Design minimax, start of the top module:
module minimax(
   opt, move,
   grid, column_counts, player, sw, clk
);
input [83:0] grid;
input [20:0] column_counts;
input player;
input sw;
input clk;
output [6:0] opt;
output move;
reg [83:0] grid_copy;
reg [83:0] grid_copy_2;
reg aimoved;
reg opponentmoved;
reg [6:0] ai;
reg [6:0] opponent;
reg [2:0] index;
reg move_r;
assign move = move_r;
reg initial_score;
reg [6:0] count;  
reg [2:0] column;
reg [6:0] opt_r;
assign opt = opt_r;
wire [8:0] optscore;
reg [8:0] optscore_r;
assign optscore = optscore_r;
wire [8:0] score;
wire [8:0] curscore;
reg [8:0] curscore_r;
assign curscore = curscore_r;
score score_(
   .score (score),
   .grid (grid_copy_2), .ai (ai), .opponent (opponent), .clk (clk)
    );
always @(posedge clk)
begin
  if (player == 0 || !sw)
  begin
    count = 0;
    move_r = 0;
    optscore_r = 0;
    opt_r = 1;
	 curscore_r = 0;
  end
  else if (count == 105)
  begin
    if(curscore >= optscore && aimoved)
    begin
      opt_r = ai;
      optscore_r = curscore_r;
    end
    move_r = 1;
    count = (count + 1) % 128;
  end
  else if (count > 105)
  ...
For scale: about 3600 cells after synthesis, about 220 flip-flops, about 120 I/O pins.
clock: 9.33 ns
lec_check: 0
abc_area: 0
cap_margin: 20
cell_pad_in_sites_detail_placement: 0
cell_pad_in_sites_global_placement: 0
core_aspect_ratio: 1.13
core_margin: 2
core_utilization: 44
cts_cluster_diameter: 136
gpl_timing_driven: 1
place_density: 0.77
slew_margin: 25
run.sh (not shown) runs the stock make flow with config.mk's settings and CLKGATE_MAP_FILE=.
The baseline produced a layout that fails on negative setup slack.
Then changed:
- CORE_UTILIZATION: 44 -> 58
- HOLD_SLACK_MARGIN: default -> -0.09
- MAX_ROUTING_LAYER: default -> met4
- PLACE_DENSITY: 0.77 -> default
- SETUP_SLACK_MARGIN: default -> 1.68
- TNS_END_PERCENT: default -> 5
- clock period: 9.33 -> 6.03 ns (I/O delays scaled with it)
Now the flow finished but failed the layout checks on max-capacitance violations, max-slew violations, negative setup slack. Worst hold slack gains 22 ps. Global-route usage goes up by 19 points. Design area goes up by 0.49%. Critical path depth goes up by 1. Area after synthesis is unchanged. Cell count stays flat. Core utilization goes up by 21 points. Wire length goes up by 22%. Power goes up by 45%.
Then changed:
- CORE_UTILIZATION: 58 -> 65
- SETUP_SLACK_MARGIN: 1.68 -> default
- clock period: 6.03 -> 10.4 ns (I/O delays scaled with it)
What happened:
- The changed run finished but failed the layout checks on negative setup slack
- fmax came out higher by 12%
- clock power fell by 39%
- global-route usage is lower by 5.3 points
- via count goes down by 16%
- worst setup slack gets better by 5700 ps
- routed wire length drops by 24%
- die size fell by 11%
- synthesized area is unchanged
Then changed:
- CORE_UTILIZATION: 65 -> 47
- HOLD_SLACK_MARGIN: -0.09 -> default
- MAX_ROUTING_LAYER: met4 -> default
- TNS_END_PERCENT: 5 -> default
- clock period: 10.4 -> 9.33 ns (I/O delays scaled with it)
What happened: The new run produced a layout that fails on negative setup slack; routed wire length goes up by 16%; global-route usage goes down by 8.8 points; combinational power goes up by 54%; sequential share of layout area goes down by 2.8 points; power goes up by 41%; via count goes up by 4.3%; non-clock buffer count goes up by 573; synthesized cell count is unchanged.

---

## ember
minimax again, from the RTL that the note above started with.
Settings: LEC_CHECK=0, CAP_MARGIN=20, CORE_MARGIN=9, CORE_UTILIZATION=58, CTS_CLUSTER_SIZE=43, MAX_ROUTING_LAYER=met4, MIN_ROUTING_LAYER=met2, PLACE_DENSITY=0.68, SETUP_SLACK_MARGIN=0.35, SLEW_MARGIN=35, TNS_END_PERCENT=90; clock period 9.23 ns.
No final results exist for ember, since it was stopped by error GRT-0116 during 5_1_grt.
[inputs] maple vs ember
- PLACE_DENSITY removed (was 0.68)
- SETUP_SLACK_MARGIN changed from 0.35 to -0.75
- MIN_ROUTING_LAYER removed (was met2)
- TNS_END_PERCENT removed (was 90)
- MAX_ROUTING_LAYER removed (was met4)
- CORE_MARGIN changed from 9 to 2
- CTS_CLUSTER_SIZE removed (was 43)
- SLEW_MARGIN changed from 35 to 20
- the clock period (ns, I/O delays scaled along) changed from 9.23 to 8.63
==> comparison <==
[flow] maple | stages: complete | final checks: fail | reason: capacitance limit, slew limit, setup timing. As far as area share of and-or/or-and cells after synthesis goes, ember and maple are indistinguishable; the numbers are identical. Going from ember to maple, post-CTS setup buffer count shrank by more than a quarter. maple -> ember: post-cts hold buffer count delta 0, exact match. Compared with ember, maple shows die extent in x lower by 5.7%. Die area in maple is 11% lower than in ember.
Edits applied to the flow inputs when going from maple to xenon:
- SETUP_SLACK_MARGIN no longer set, was -0.75
- CORE_UTILIZATION now 66, was 58
- MAX_ROUTING_LAYER now met4, previously not set
- the clock period (ns, I/O delays scaled along) now 7.73, was 8.63
Notes after the runs:
xenon did not make it past 5_1_grt, where a tool error ended it.
Compare maple and xenon | count of buffers added by post-CTS timing repair for setup lower: maple
Status: count of buffers inserted at the top-level ports parity (maple, xenon)
Diff maple -> xenon | instance area after placement | up slightly
There was hardly any difference in post-synthesis cell count from yosys between maple and xenon.
~same arithmetic-cell share of the synthesized area counting full adders, half adders and majority gates in maple and xenon
xenon vs. maple: effective utilization at floorplan picked up an extra 7.9 points, number of CTS-inserted buffers picked up an extra 1, total die area lost 6300 sq um, placed instance count lost 61, chip area line of the yosys report neither gained nor lost much.
What indigo does differently from xenon at the input level:
- CORE_UTILIZATION: 66 -> 65
- MAX_ROUTING_LAYER: met4 -> unset
- the clock period (ns, I/O delays scaled along): 7.73 -> 10.7
--- outcome ---
- Per the final summary, indigo finished and its layout is clean on timing, DRC and antenna.
- Changes observed in indigo relative to xenon: global placer's final weighted congestion fell by 0.80%, vertical extent of the die rose by about 0.75%, number of cells in the design after placement fell by 704, quantity of gates resized following cts fell by 359.
- Going from xenon to indigo, the placeable core area was found to have gone up by 870 sq um.
- As far as TritonCTS sink count goes, indigo and xenon are indistinguishable; the numbers are identical.

---

minimax again, from the RTL that the note above started with.
Settings: LEC_CHECK=0, ABC_AREA=0, CAP_MARGIN=20, CELL_PAD_IN_SITES_DETAIL_PLACEMENT=2, CORE_ASPECT_RATIO=1.25, CORE_MARGIN=3, CORE_UTILIZATION=49, CTS_CLUSTER_DIAMETER=295, HOLD_SLACK_MARGIN=-0.03, MIN_ROUTING_LAYER=met2, PLACE_DENSITY_LB_ADDON=0.13, SLEW_MARGIN=40, TNS_END_PERCENT=95; clock period 8.08 ns.
The first run died in detailed placement (3_5_place_dp).
Change:
==> flow/config.mk (replaced) <==
export PLATFORM = sky130hd
export DESIGN_NAME = minimax
export DESIGN_NICKNAME = minimax
export VERILOG_FILES = /design/flow/design.v
export SDC_FILE = /design/flow/constraint.sdc
export NUM_CORES = 4
export LEC_CHECK = 0
export CAP_MARGIN = 20
export CORE_MARGIN = 2
export CORE_UTILIZATION = 19
export SLEW_MARGIN = 20
==> flow/constraint.sdc (replaced) <==
create_clock -name core_clock -period 17.2 [get_ports {clk}]
set_input_delay 3.4400 -clock core_clock [delete_from_list [all_inputs] [get_ports {clk}]]
set_output_delay 3.4400 -clock core_clock [all_outputs]
set_load 0.01 [all_outputs]
This time the run went through all stages and came out clean. Area after synthesis is unchanged. Synthesized cell count is unchanged. Die area is higher to 2.5 times its value.

---

Starting RTL as in the previous note.
clock: 7.26 ns
lec_check: 0
cap_margin: 20
core_margin: 2
core_utilization: 72
cts_cluster_diameter: 398
cts_cluster_size: 98
setup_slack_margin: 1.19
slew_margin: 20
tns_end_percent: 10
The starting point stopped in 4_1_cts.
Edit:
Settings changed: CORE_UTILIZATION 72 to 59, CTS_CLUSTER_DIAMETER 398 to unset, CTS_CLUSTER_SIZE 98 to unset, SETUP_SLACK_MARGIN 1.19 to 2.53, TNS_END_PERCENT 10 to unset.
Clock period 7.26 ns to 8.62 ns, I/O delays scaled along.
Effect: The new run died in 5_1_grt; synthesized cell count is unchanged; area after synthesis does not change; die area increases by 22%.
Edit:
Settings changed: CORE_UTILIZATION 59 to 72, CTS_CLUSTER_DIAMETER set to 394, SETUP_SLACK_MARGIN 2.53 to unset.
Clock period 8.62 ns to 7.79 ns, I/O delays scaled along.
Result: With this change the flow aborted during 4_1_cts on DPL-0038. Synthesized cell count is unchanged. Area after synthesis is unchanged. Die size drops by about a fifth.
Edit:
Settings changed: CORE_UTILIZATION 72 to 65, CTS_CLUSTER_DIAMETER 394 to unset, TNS_END_PERCENT set to 5.
Clock period 7.79 ns to 7.53 ns, I/O delays scaled along.
After rerunning:
- The new run aborted during 5_1_grt with GRT-0116
- die area went up by roughly a tenth
- area after synthesis is unchanged
- synthesized cell count is unchanged

---

Starting RTL as in the previous note.
Settings: LEC_CHECK=0, ABC_AREA=1, CAP_MARGIN=20, CELL_PAD_IN_SITES_DETAIL_PLACEMENT=1, CELL_PAD_IN_SITES_GLOBAL_PLACEMENT=1, CORE_ASPECT_RATIO=1.13, CORE_MARGIN=2, CORE_UTILIZATION=15, CTS_CLUSTER_DIAMETER=205, GPL_TIMING_DRIVEN=0, MIN_ROUTING_LAYER=met2, PLACE_DENSITY_LB_ADDON=0.14, SETUP_SLACK_MARGIN=2.27, SLEW_MARGIN=10; clock period 9.33 ns.
The baseline produced a layout that fails on negative setup slack.
Then changed:
- CAP_MARGIN: 20 -> 35
- CORE_ASPECT_RATIO: 1.13 -> not set
- CORE_UTILIZATION: 15 -> 66
- CTS_CLUSTER_DIAMETER: 205 -> 120
- GPL_ROUTABILITY_DRIVEN: not set -> 1
- GPL_TIMING_DRIVEN: 0 -> not set
- PLACE_DENSITY_LB_ADDON: 0.14 -> not set
- SETUP_SLACK_MARGIN: 2.27 -> -0.04
- SLEW_MARGIN: 10 -> 30
- clock period: 9.33 -> 17.6 ns (I/O delays scaled with it)
Effect:
- With this change the flow stopped in global placement without I/O (3_1_place_gp_skip_io)
- die area falls by 77%
- synthesized area is unchanged
- synthesized cell count is unchanged
Then changed:
- ABC_AREA: 1 -> not set
- CAP_MARGIN: 35 -> 20
- CORE_UTILIZATION: 66 -> 65
- GPL_ROUTABILITY_DRIVEN: 1 -> 0
Result:
- The changed run stopped in global routing (5_1_grt)
- synthesized area grows by 4.5%
- synthesized cell count shrinks by 23%
- die area grows by 6.0%
Then changed:
- CELL_PAD_IN_SITES_DETAIL_PLACEMENT: 1 -> not set
- CELL_PAD_IN_SITES_GLOBAL_PLACEMENT: 1 -> not set
- CORE_UTILIZATION: 65 -> 56
- CTS_CLUSTER_DIAMETER: 120 -> not set
- GPL_ROUTABILITY_DRIVEN: 0 -> not set
- MIN_ROUTING_LAYER: met2 -> not set
- SETUP_SLACK_MARGIN: -0.04 -> not set
- SLEW_MARGIN: 30 -> 20
- clock period: 17.6 -> 6.0 ns (I/O delays scaled with it)
The changed run died in global routing (5_1_grt), error GRT-0232.
Die size grows by 16%.
Area after synthesis is unchanged.
Synthesized cell count stays the same.
No activity file was given, so power comes from the tool's default toggle rates.
